==> v25: inputs <==
// top
module top(
  input clk,
  input rst_n,
  input din_rx,
  output dout_tx_s1,
  output dout_tx_s2,
  output [31:0] addr_tx_s1,
  output [31:0] addr_tx_s2
    );
clock: 6.97 ns
lec_check: 0
abc_area: 1
cap_margin: 20
cell_pad_in_sites_detail_placement: 1
core_aspect_ratio: 1.29
core_margin: 2
core_utilization: 34
cts_cluster_diameter: 283
cts_cluster_size: 11
gpl_routability_driven: 0
gpl_timing_driven: 0
hold_slack_margin: -0.03
max_routing_layer: met5
min_routing_layer: met2
place_density_lb_addon: 0.05
setup_slack_margin: 0.7
slew_margin: 40
tns_end_percent: 35
run.sh (not shown) runs the stock make flow with config.mk's settings and CLKGATE_MAP_FILE=.
==> v31: changes against v25 <==
==> flow/config.mk (replaced) <==
export PLATFORM = sky130hd
export DESIGN_NAME = top
export DESIGN_NICKNAME = top
export VERILOG_FILES = /design/flow/design.v
export SDC_FILE = /design/flow/constraint.sdc
export NUM_CORES = 4
export LEC_CHECK = 0
export CAP_MARGIN = 20
export CORE_MARGIN = 2
export CORE_UTILIZATION = 48
export CTS_CLUSTER_DIAMETER = 392
export GPL_TIMING_DRIVEN = 0
export HOLD_SLACK_MARGIN = 0.14
export MAX_ROUTING_LAYER = met4
export MIN_ROUTING_LAYER = met2
export SETUP_SLACK_MARGIN = 0.7
export SLEW_MARGIN = 20
==> flow/constraint.sdc (replaced) <==
create_clock -name core_clock -period 1.07 [get_ports {clk}]
set_input_delay 0.2140 -clock core_clock [delete_from_list [all_inputs] [get_ports {clk}]]
set_output_delay 0.2140 -clock core_clock [all_outputs]
set_load 0.01 [all_outputs]
==> v35: changes against v25 <==
==> flow/config.mk (replaced) <==
export PLATFORM = sky130hd
export DESIGN_NAME = top
export DESIGN_NICKNAME = top
export VERILOG_FILES = /design/flow/design.v
export SDC_FILE = /design/flow/constraint.sdc
export NUM_CORES = 4
export LEC_CHECK = 0
export ABC_AREA = 1
export CAP_MARGIN = 10
export CORE_MARGIN = 2
export CORE_UTILIZATION = 70
export CTS_CLUSTER_DIAMETER = 63
export HOLD_SLACK_MARGIN = -0.08
export SETUP_SLACK_MARGIN = -0.13
export SLEW_MARGIN = 20
==> flow/constraint.sdc (replaced) <==
create_clock -name core_clock -period 2.27 [get_ports {clk}]
set_input_delay 0.4540 -clock core_clock [delete_from_list [all_inputs] [get_ports {clk}]]
set_output_delay 0.4540 -clock core_clock [all_outputs]
set_load 0.01 [all_outputs]
==> impl_metrics.tcl <==
# collected from the flow reports
set metrics [dict create \
    violatedChecks "negative setup slack" \
    status "finished with violations" \
    synthesis.area_per_instance_sq_um 7.49 \
    critical-path-max-stage-delay_ns 0.35 \
    grt_first_pass_wirelength_um 89700 \
    final_nets 2822 \
    final.setup.worst_slack_ns -0.683 \
    port_buffers 68 \
    setup_viol_count_final 65 \
    timing.critical_path.buf_inv 3 \
]
[end of results for v35]
==> impl_metrics.tcl <==
# collected from the flow reports
set metrics [dict create \
    setup_viol_count_final 505 \
    synthesis.area_per_instance_sq_um 9.32 \
    final_nets 2318 \
    timing.critical_path.buf_inv 2 \
    violatedChecks "design-rule violations, negative setup slack" \
    post-route-drc-count 2 \
    final.setup.worst_slack_ns -2.20 \
    status "finished with violations" \
    critical-path-max-stage-delay_ns 0.57 \
    port_buffers 67 \
]
[end of results for v31]
==> impl_metrics.tcl <==
# collected from the flow reports
set metrics [dict create \
    status "no timing/DRC/antenna violations" \
    final_nets 2838 \
    critical-path-max-stage-delay_ns 0.49 \
    setup_viol_count_final 0 \
    port_buffers 68 \
    synthesis.area_per_instance_sq_um 7.49 \
    final.setup.worst_slack_ns 3.00 \
    timing.critical_path.buf_inv 1 \
]
[end of results for v25]

========
==> inputs of job 3346 <==
==> flow/design.v <==
`timescale 1ns / 1ps
module receiver #(parameter clks_per_bit = 50)(
  input clk,
  input rst_n,
  input din,
  output reg [7:0] dout,
  output reg valid
    );
  reg [3:0] state;
  reg [13:0] counter1;
  reg [3:0] counter2;
  parameter IDLE = 3'b000;
  parameter START_BIT = 3'b001;
  parameter DATA_BIT = 3'b010;
  parameter STOP_BIT = 3'b011;
  always @(posedge clk) begin
  if(!rst_n) begin
    dout <= 0;
    valid <= 0;
    state <= 0;
    counter1 <= 0;
    counter2 <= 0;
  end
  else
  case(state)
  IDLE: begin
    counter1 <= 0;
    counter2 <= 0;
    valid <= 1'b0;
    if(din == 1'b0) begin
      state <= START_BIT;
    end
    else begin
      state <= IDLE;
    end  
  end
  START_BIT: begin
    if(counter1 < clks_per_bit/2) begin
      counter1 <= counter1+1;
      state <= START_BIT; 
    end
    else begin
      counter1 <= 0;
      state <= DATA_BIT;
    end
  end
  DATA_BIT: begin
    if(counter1 <= clks_per_bit)begin
      counter1 <= counter1+1;
      state <= DATA_BIT;
    end
    else begin
      counter1 <= 0;
      if(counter2 <= 4'b0111)begin
        dout[counter2] <= din;
        counter2 <= counter2+1;
      end
      else begin
        counter2 <= 0;
        state <= STOP_BIT;
      end
    end
  end
  STOP_BIT: begin
  if (din == 1'b1) begin
    if(counter1 <= clks_per_bit)begin
      valid <= 1'b0;
      counter1 <= counter1+1;
      state <= STOP_BIT;
    end
    else begin
      valid <= 1'b1;
      state <= IDLE;
    end
  end
  else begin
    state <= STOP_BIT;
  end
 end 
  endcase
  end  
endmodule
`timescale 1ns / 1ps
module transmitter #(parameter clks_per_bit = 50)(
  input clk,
  input rst_n,
  input valid,
  input [7:0] din,
  output reg dout,
  output reg done,
  output reg tx_busy,
  output reg valid_test
    );
  reg [3:0] state;
  reg [13:0] counter1;
  reg [3:0] counter2;
  reg [7:0] r_din;
  parameter IDLE = 3'b000;
  parameter START_BIT = 3'b001;
  parameter DATA_BIT = 3'b010;
  parameter STOP_BIT = 3'b011;
  always @(posedge clk) begin
    if(!rst_n) begin
      dout <= 0;
      done <= 0;
      tx_busy <= 0;
      valid_test <= 0;
      state <= 0;
      counter1 <= 0;
      counter2 <= 0;
      r_din <= 0;
    end
    else
    case (state)
    IDLE: begin
      counter2 <= 0;
      dout <= 1'b1;
      counter1 <= 0;
      done <= 0;
      valid_test = 0;
        if(valid) begin 
          state <= START_BIT;
          r_din <= din;
          tx_busy <= 1;
        end
        else begin
          state <= IDLE;
        end 
    end   
    START_BIT: begin
      if(counter1 <= clks_per_bit-1) begin
        counter1 <= counter1 + 1;
        state <= START_BIT;
      end
      else begin
        dout <= 1'b0;
        counter1 <= 0;
        state <= DATA_BIT;
      end
    end
    DATA_BIT: begin
      if(counter1 <= clks_per_bit-1) begin
        counter1 <= counter1 + 1;
        state <= DATA_BIT; 
      end 
      else begin
        counter1 <= 0;
        if(counter2 <= 4'b0111) begin
            dout <= r_din[counter2];
            counter2 <= counter2 + 1;
            state <= DATA_BIT;
          end 
          else begin
            counter2 <= 0;
            state <= STOP_BIT;
          end
      end        
    end    
    STOP_BIT: begin
      if(counter1 <= clks_per_bit-1) begin
        dout <= 1'b1;
        counter1 <= counter1 + 1;
        done <= 1'b0; 
        state <= STOP_BIT;
      end
      else begin
        counter1 <= 0;
        done <= 1'b1; 
        state <= IDLE;
        tx_busy <= 0;
      end
    end
    endcase  
  end  
endmodule
`timescale 1ns / 1ps
module connection_receiver_master(
  input clk,
  input rst_n,
  input valid_tx,
  input [7:0] dout,
  input pready,
  output reg [1:0] pselx_m,
  output reg [31:0] pwdata_m,
  output reg [31:0] paddr_m,
  output reg pwrite_m,
  output reg valid
    );
  reg [2:0] state;
  reg [2:0] count1;
  reg [2:0] count2;
  parameter IDLE = 3'b000;
  parameter SEL = 3'b001;
  parameter WR_EN = 3'b010;
  parameter DATA = 3'b011;
  parameter ADDR = 3'b100;
  parameter WAIT = 3'b101;
always @(posedge clk) begin
if(!rst_n) begin
  pselx_m <= 0;
  pwdata_m <= 0;
  paddr_m <= 0;
  pwrite_m <= 0;
  valid <= 0;
  state <= 0;
  count1 <= 0;
  count2 <= 0;
end
else
case(state)
IDLE: begin
  pselx_m <= 0;
  pwdata_m <= 0;
  paddr_m <= 0;
  pwrite_m <= 0;
  valid <= 0;
  count1 <= 0;
  count2 <= 0; 
  state <= SEL;           
end
SEL: begin
  if(valid_tx == 1'b1) begin
    pselx_m <= dout[1:0];
    state <= WR_EN;
  end
  else
    state <= SEL;
end
WR_EN: begin
  if(valid_tx == 1'b1)begin
    pwrite_m <= dout[0];
    state <= DATA; 
  end
  else
    state <= WR_EN;  
end
DATA: begin
  if(valid_tx == 1'b1) begin 
    if(count1 < 3)begin
      pwdata_m[32-(count1*8)-1 -:8] <= dout;
      count1 <= count1+1;
      state <= DATA;  
    end else begin
      pwdata_m[32-(count1*8)-1 -:8] <= dout;
      count1 <= 0;
      state <= ADDR;  
    end
  end
end
ADDR: begin
  if(valid_tx == 1'b1) begin
    if(count2 < 3)begin
      paddr_m[32-(count2*8)-1 -:8] <= dout;
      count2 <= count2+1; 
      state <= ADDR;
      valid <= 1'b0;
    end else begin
      paddr_m[32-(count2*8)-1 -:8] <= dout;
      count2 <= 0;
      valid <= 1'b1;
      state <= WAIT;      
    end
  end 
 end
WAIT: begin
    valid <= 0;
    if(pready) begin
      state <= IDLE;
    end
end 
endcase
end   
endmodule
`timescale 1ns / 1ps
module apb_master(
  input pclk,
  input prst_n,
  input pwrite_m,
  input [31:0] pwdata_m,
  input [31:0] paddr_m,
  input [1:0] pselx_m,
  input pready,  
  input valid,
  output pwrite_s,
  output [1:0] pselx_s,
  output reg penable,
  output [31:0] paddr_s,
  output [31:0] pwdata_s
    );
  reg [31:0] paddr_reg;
  reg pwrite_reg;
  reg [31:0] pwdata_reg;
  reg [1:0] pselx_reg;
  parameter IDLE = 2'b00;
  parameter SETUP = 2'b01;
  parameter ACCESS = 2'b10;
  reg [1:0] state;
always @(posedge pclk) begin
if(!prst_n) begin
  paddr_reg <= 0;
  pwrite_reg <= 0;
  pwdata_reg <= 0;
  pselx_reg <= 0;
  penable <= 0;
  state <= IDLE;
end
else
case(state)
IDLE: begin
  pselx_reg <= 0;
  penable <= 0;
    if(valid)begin
      state <= SETUP;
    end
    else
    state <= IDLE;
end
SETUP: begin
  pselx_reg <= pselx_m;
  penable <= 1'b0;
  state <= ACCESS;
end
ACCESS: begin
    penable <= 1'b1;
    if(pwrite_m == 1) begin   
      paddr_reg <= paddr_m;
      pwrite_reg <= pwrite_m;
      pwdata_reg <= pwdata_m;
    end
    if(pready) begin
     state <= IDLE;
     penable <= 1'b0;
    end
    else begin
      state <= ACCESS;
    end
end
endcase
end
  assign paddr_s = paddr_reg;
  assign pwrite_s = pwrite_reg;
  assign pwdata_s = pwdata_reg;
  assign pselx_s = pselx_reg;
endmodule
module demux_slave(
  input clk,
  input [1:0] sel,
  input [31:0] data,
  input [31:0] addr,
  output [65:0] psel_s1,
  output [65:0] psel_s2
);
assign psel_s1 = (sel == 2'b10)? {data, sel, addr} : 66'd0;
assign psel_s2 = (sel == 2'b01)? {data, sel, addr} : 66'd0;
endmodule
module mux_pready(
  input clk,
  input rst_n,
  input [1:0] sel,
  input pready_mas1,
  input pready_mas2,
  output reg pready
  );
  always @(posedge clk) begin
    if (!rst_n)
        pready <= 0;
    else if (sel == 2'b10)
        pready <= pready_mas1;
    else
        pready <= pready_mas2;
  end
  endmodule
module slave(
input penable,
input [31:0] pwdata_in,
input clk,
input rst_n,
input [1:0] psel,
input pready_tr_in,
input pwrite,
input [31:0] addr,
output reg [31:0] pwdata_out,
output reg valid_fsm,
output reg pready_out,
output reg [31:0] addr_out
);
reg [1:0] state;
  parameter IDLE = 2'b00;
  parameter NEXT = 2'b01;
  parameter WAIT_FOR_COMPLETION = 2'b10;
  parameter CLEANUP = 2'b11;
always @(posedge clk) begin
  if(!rst_n) begin
    pwdata_out <= 0;
    valid_fsm <= 0;
    pready_out <= 0;
    addr_out <= 0;
    state <= IDLE;
  end
  else
  case (state) 
  IDLE: begin
    pwdata_out <= 0;
    valid_fsm <= 0;
    pready_out <= 0;
    addr_out <= 0; 
      if(penable == 1'b1) begin
        state <= NEXT;
      end
   end   
  NEXT: begin   
          if(pwrite == 1'b1) begin
            pwdata_out <= pwdata_in;
            addr_out <= addr;
            valid_fsm <= 1'b1;
            pready_out <= 1'b1;  
            state <= WAIT_FOR_COMPLETION;
          end  
  end
  WAIT_FOR_COMPLETION: begin
        if (pready_out)
          state <= CLEANUP;  
  end
  CLEANUP: begin
     valid_fsm <= 1'b0;
     pready_out <= 0;
     state <= IDLE;
  end
  endcase
end    
endmodule
module connection_slave2_transmitter(
  input [31:0] data_in_s,
  input clk,
  input rst_n,
  input valid_fsm_s,
  input done,
  input tx_busy,
  input [31:0] addr_s,
  output reg valid,
  output reg [7:0] data_out,
  output reg pready_slave,
  output reg [31:0] addr_out
    );
   reg [3:0] counter;
   reg [1:0] state;
    always @(posedge clk) begin
      if(!rst_n) begin
        valid <= 0;
        data_out <= 0;
        pready_slave <= 0;
        addr_out <= 0;
        counter <= 0;
        state <= 0;
      end
      else
      case(state)
        0: begin
          valid <= 1'b0;
          pready_slave <= 1'b0;
          if(valid_fsm_s) begin
            state <= 1;
          end
          else begin
            state <= 0;
          end
        end
        1: begin
          addr_out <= addr_s;
          if(counter < 3) begin
            data_out <= data_in_s[32-(counter*8)-1 -:8];
            counter <= counter+1; 
            valid <= 1'b1;
            state <= 2;
          end
          else begin
            data_out <= data_in_s[32-(counter*8)-1 -:8];
            counter <= 0; 
            state <= 0;
          end
        end
        2: begin
          valid <= 1'b0;
          if(done) begin
            pready_slave <= 1'b1;
            state <= 1;
          end
          else begin
            state <= 2;
            pready_slave <= 1'b0;
          end
        end
       endcase      
    end
endmodule
`timescale 1ns / 1ps
module top(
  input clk,
  input rst_n,
  input din_rx,
  output dout_tx_s1,
  output dout_tx_s2,
  output [31:0] addr_tx_s1,
  output [31:0] addr_tx_s2
    );
  wire [7:0] dout_rx;
  wire valid_rx;
  wire [1:0] sel;
  wire [31:0] data;
  wire [31:0] addr_rx;
  wire en;
  wire valid_master;
  wire penable;
  wire pwrite_slave;
  wire pready_fsm;
  wire [1:0] psel_slave;
  wire pready_master;
  wire valid_slave;
  wire [31:0] addr_slave;
  wire test_valid;
  wire [31:0] din_tx;
  wire [31:0] data_fsm1;
  wire [31:0] data_fsm2;
  wire valid_fsm_s1;
  wire valid_fsm_s2;
  wire valid_tx;
  wire [7:0] data_tx;
  wire dout_tx_in;
  wire done;
  wire [31:0] addr_fsm1;
  wire [31:0] addr_fsm2;
  wire tx_busy;
  wire [65:0] psel_slave1;
  wire [65:0] psel_slave2;
  wire valid_tx2;
  wire [7:0] data_tx2;
  wire done2;
  wire tx_busy2;
  wire pready_fsm2;
  wire pready_fsm1;
  wire pready_fsm_mas;
  receiver dut0(
  .clk(clk),
  .rst_n(rst_n),
  .din(din_rx),
  .dout(dout_rx),
  .valid(valid_rx)
  );
  connection_receiver_master dut1(
  .clk(clk),
  .rst_n(rst_n),
  .valid_tx(valid_rx),
  .dout(dout_rx),
  .pselx_m(sel),
  .pwdata_m(data),
  .paddr_m(addr_rx),
  .pwrite_m(en),
  .pready(pready_fsm_mas),
  .valid(valid_master)
  );
  apb_master dut2(
  .pclk(clk),
  .prst_n(rst_n),
  .pwrite_m(en),
  .pwdata_m(data),
  .paddr_m(addr_rx),
  .pselx_m(sel),
  .pready(pready_fsm_mas),
  .valid(valid_master),
  .pwrite_s(pwrite_slave),
  .pselx_s(psel_slave),
  .penable(penable),
  .paddr_s(addr_slave),
  .pwdata_s(din_tx)
  );
  demux_slave dut3(
  .clk(clk),
  .sel(psel_slave),
  .data(din_tx),
  .addr(addr_slave),
  .psel_s1(psel_slave1),
  .psel_s2(psel_slave2)
  );
  mux_pready dut4(
  .clk(clk),
  .rst_n(rst_n),
  .sel(psel_slave),
  .pready(pready_fsm_mas),
  .pready_mas1(pready_fsm1),
  .pready_mas2(pready_fsm2)
  );
  slave dut5 (
  .penable(penable),
  .pwdata_in(psel_slave1[65:34]),
  .clk(clk),
  .rst_n(rst_n),
  .addr(psel_slave1[31:0]),
  .psel(psel_slave1[33:32]),
  .pready_tr_in(),
  .pwdata_out(data_fsm1),
  .valid_fsm(valid_fsm_s1),
  .pready_out(),
  .pwrite(pwrite_slave),
  .addr_out(addr_fsm1)
  );
  slave dut6 (
  .penable(penable),
  .pwdata_in(psel_slave2[65:34]),
  .clk(clk),
  .rst_n(rst_n),
  .addr(psel_slave2[31:0]),
  .psel(psel_slave2[33:32]),
  .pready_tr_in(),
  .pwdata_out(data_fsm2),
  .valid_fsm(valid_fsm_s2),
  .pready_out(),
  .pwrite(pwrite_slave),
  .addr_out(addr_fsm2)
  );
  connection_slave2_transmitter dut7(
  .data_in_s(data_fsm1),
  .clk(clk),
  .rst_n(rst_n),
  .addr_s(addr_fsm1),
  .valid_fsm_s(valid_fsm_s1),
  .valid(valid_tx),
  .data_out(data_tx),
  .done(done),
  .addr_out(addr_tx_s1),
  .tx_busy(tx_busy),
  .pready_slave(pready_fsm1)
    );
  connection_slave2_transmitter dut8(
  .data_in_s(data_fsm2),
  .clk(clk),
  .rst_n(rst_n),
  .addr_s(addr_fsm2),
  .valid_fsm_s(valid_fsm_s2),
  .valid(valid_tx2),
  .data_out(data_tx2),
  .done(done2),
  .addr_out(addr_tx_s2),
  .tx_busy(tx_busy2),
  .pready_slave(pready_fsm2)
    );    
  transmitter dut9(
  .clk(clk),
  .rst_n(rst_n),
  .valid(valid_tx),
  .din(data_tx),
  .dout(dout_tx_s1),
  .valid_test(),
  .tx_busy(tx_busy),
  .done(done)
  );
  transmitter dut10(
  .clk(clk),
  .rst_n(rst_n),
  .valid(valid_tx2),
  .din(data_tx2),
  .dout(dout_tx_s2),
  .valid_test(),
  .tx_busy(tx_busy2),
  .done(done2)
  );
endmodule
==> flow/run.sh <==
#!/bin/bash
# the make line also repeats each setting of config.mk as NAME=value (left out here)
make -C /OpenROAD-flow-scripts/flow DESIGN_CONFIG=/design/flow/config.mk WORK_HOME=/design/flow/orfs CLKGATE_MAP_FILE= finish
==> flow/config.mk <==
export PLATFORM = sky130hd
export DESIGN_NAME = top
export DESIGN_NICKNAME = top
export VERILOG_FILES = /design/flow/design.v
export SDC_FILE = /design/flow/constraint.sdc
export NUM_CORES = 4
export LEC_CHECK = 0
export ABC_AREA = 1
export CAP_MARGIN = 20
export CORE_MARGIN = 2
export CORE_UTILIZATION = 70
export CTS_CLUSTER_DIAMETER = 27
export GPL_TIMING_DRIVEN = 1
export HOLD_SLACK_MARGIN = -0.1
export MAX_ROUTING_LAYER = met4
export MIN_ROUTING_LAYER = met1
export PLACE_DENSITY_LB_ADDON = 0.01
export SETUP_SLACK_MARGIN = 0.68
export SLEW_MARGIN = 20
==> flow/constraint.sdc <==
create_clock -name core_clock -period 2.37 [get_ports {clk}]
set_input_delay 0.4740 -clock core_clock [delete_from_list [all_inputs] [get_ports {clk}]]
set_output_delay 0.4740 -clock core_clock [all_outputs]
set_load 0.01 [all_outputs]
==> job 889 (differences from job 3346) <==
CORE_UTILIZATION = 72   (was 70)
CTS_CLUSTER_DIAMETER = 371   (was 27)
CTS_CLUSTER_SIZE = 15   (was default)
GPL_TIMING_DRIVEN = default   (was 1)
HOLD_SLACK_MARGIN = 0.3   (was -0.1)
MAX_ROUTING_LAYER = default   (was met4)
MIN_ROUTING_LAYER = default   (was met1)
SETUP_SLACK_MARGIN = -0.21   (was 0.68)
==> flow/constraint.sdc (replaced) <==
create_clock -name core_clock -period 2.7 [get_ports {clk}]
set_input_delay 0.5400 -clock core_clock [delete_from_list [all_inputs] [get_ports {clk}]]
set_output_delay 0.5400 -clock core_clock [all_outputs]
set_load 0.01 [all_outputs]
==> job 6792 (differences from job 3346) <==
CORE_UTILIZATION = 72   (was 70)
CTS_CLUSTER_DIAMETER = 220   (was 27)
CTS_CLUSTER_SIZE = 15   (was default)
GPL_TIMING_DRIVEN = default   (was 1)
HOLD_SLACK_MARGIN = default   (was -0.1)
MAX_ROUTING_LAYER = default   (was met4)
MIN_ROUTING_LAYER = default   (was met1)
SETUP_SLACK_MARGIN = 0.84   (was 0.68)
==> flow/constraint.sdc (replaced) <==
create_clock -name core_clock -period 3.33 [get_ports {clk}]
set_input_delay 0.6660 -clock core_clock [delete_from_list [all_inputs] [get_ports {clk}]]
set_output_delay 0.6660 -clock core_clock [all_outputs]
set_load 0.01 [all_outputs]
==> results <==
Job 889 ran to the end with violations: negative setup slack. Job 6792 passed the timing, DRC and antenna checks. Job 3346 failed in global routing (5_1_grt), error GRT-0232. Of job 6792 and job 889, job 6792 has the higher register-to-register slack (gap 0.48 ns). In cell area, job 889 and job 6792 hardly differ. Of job 889 and job 6792, job 6792 has the higher critical path depth (gap 1). In via count, job 889 and job 6792 hardly differ. In synthesized area, job 6792 and job 889 do not differ. Sequential cell count is the same in job 889 and job 6792. Of job 6792 and job 889, job 889 has the higher total power (gap 19%, measured against job 889). Setup slack: job 889 is worse than job 6792 (0.48 ns). Sequential share of layout area is about the same in job 889 and job 6792. Of job 889 and job 6792, job 889 has the higher non-clock buffer count (gap 32). In synthesized cell count, job 3346 and job 6792 do not differ.
==> figures <==
| item | job 3346 | job 6792 | job 889 |
|---|---|---|---|
| Die extent in x | 173 µm | 171 µm | 171 µm |
| Clock buffer instance count of the final layout | - | 41 | 39 |
| DP Cell Count | 3088 | 3007 | 3068 |
| Die Size | 30100 µm² | 29200 µm² | 29200 µm² |
| Placeable core region | 28000 µm² | 27600 µm² | 27600 µm² |
| Final max-slew violation count | - | 0 | 0 |
| Critical-path top delay cell | - | dfxtp_4 | dfxtp_4 |
| Number of routed nets with antenna violations | - | 0 | 0 |
| Cells on worst reg2reg path | - | 24 | 23 |
| Number of instances on the worst hold path | - | 2 | 2 |
| Fraction of standard cell area that is sequential | - | 42.1% | 42.1% |
| CP Capture Type | - | flip-flop | flip-flop |
| Antenna cells | - | 0 | 0 |
| Outcome | aborted with a tool error | no timing/DRC/antenna violations | complete, but fails checks |
| Last stage reached | global routing (5_1_grt) | - | - |
| Violated checks | - | - | negative setup slack |
| Signal inverters | - | 192 | 191 |
| Final core utilization | - | 83.2% | 83.2% |
| Worst supply voltage drop on vdd | - | 0.000334 V | 0.000512 V |
| Kind of critical path | - | reg2reg | reg2reg |
| Largest cell class | - | registers | registers |
| Worst rel slew slack | - | 37.3% | 43.4% |
| Aggregate negative setup slack | - | 0 ns | -9.29 ns |
| Static power due to leakage | - | 0.00867 µW | 0.00875 µW |
| Cell-internal power | - | 7940 µW | 9760 µW |
No activity file was given, so power comes from the tool's default toggle rates.
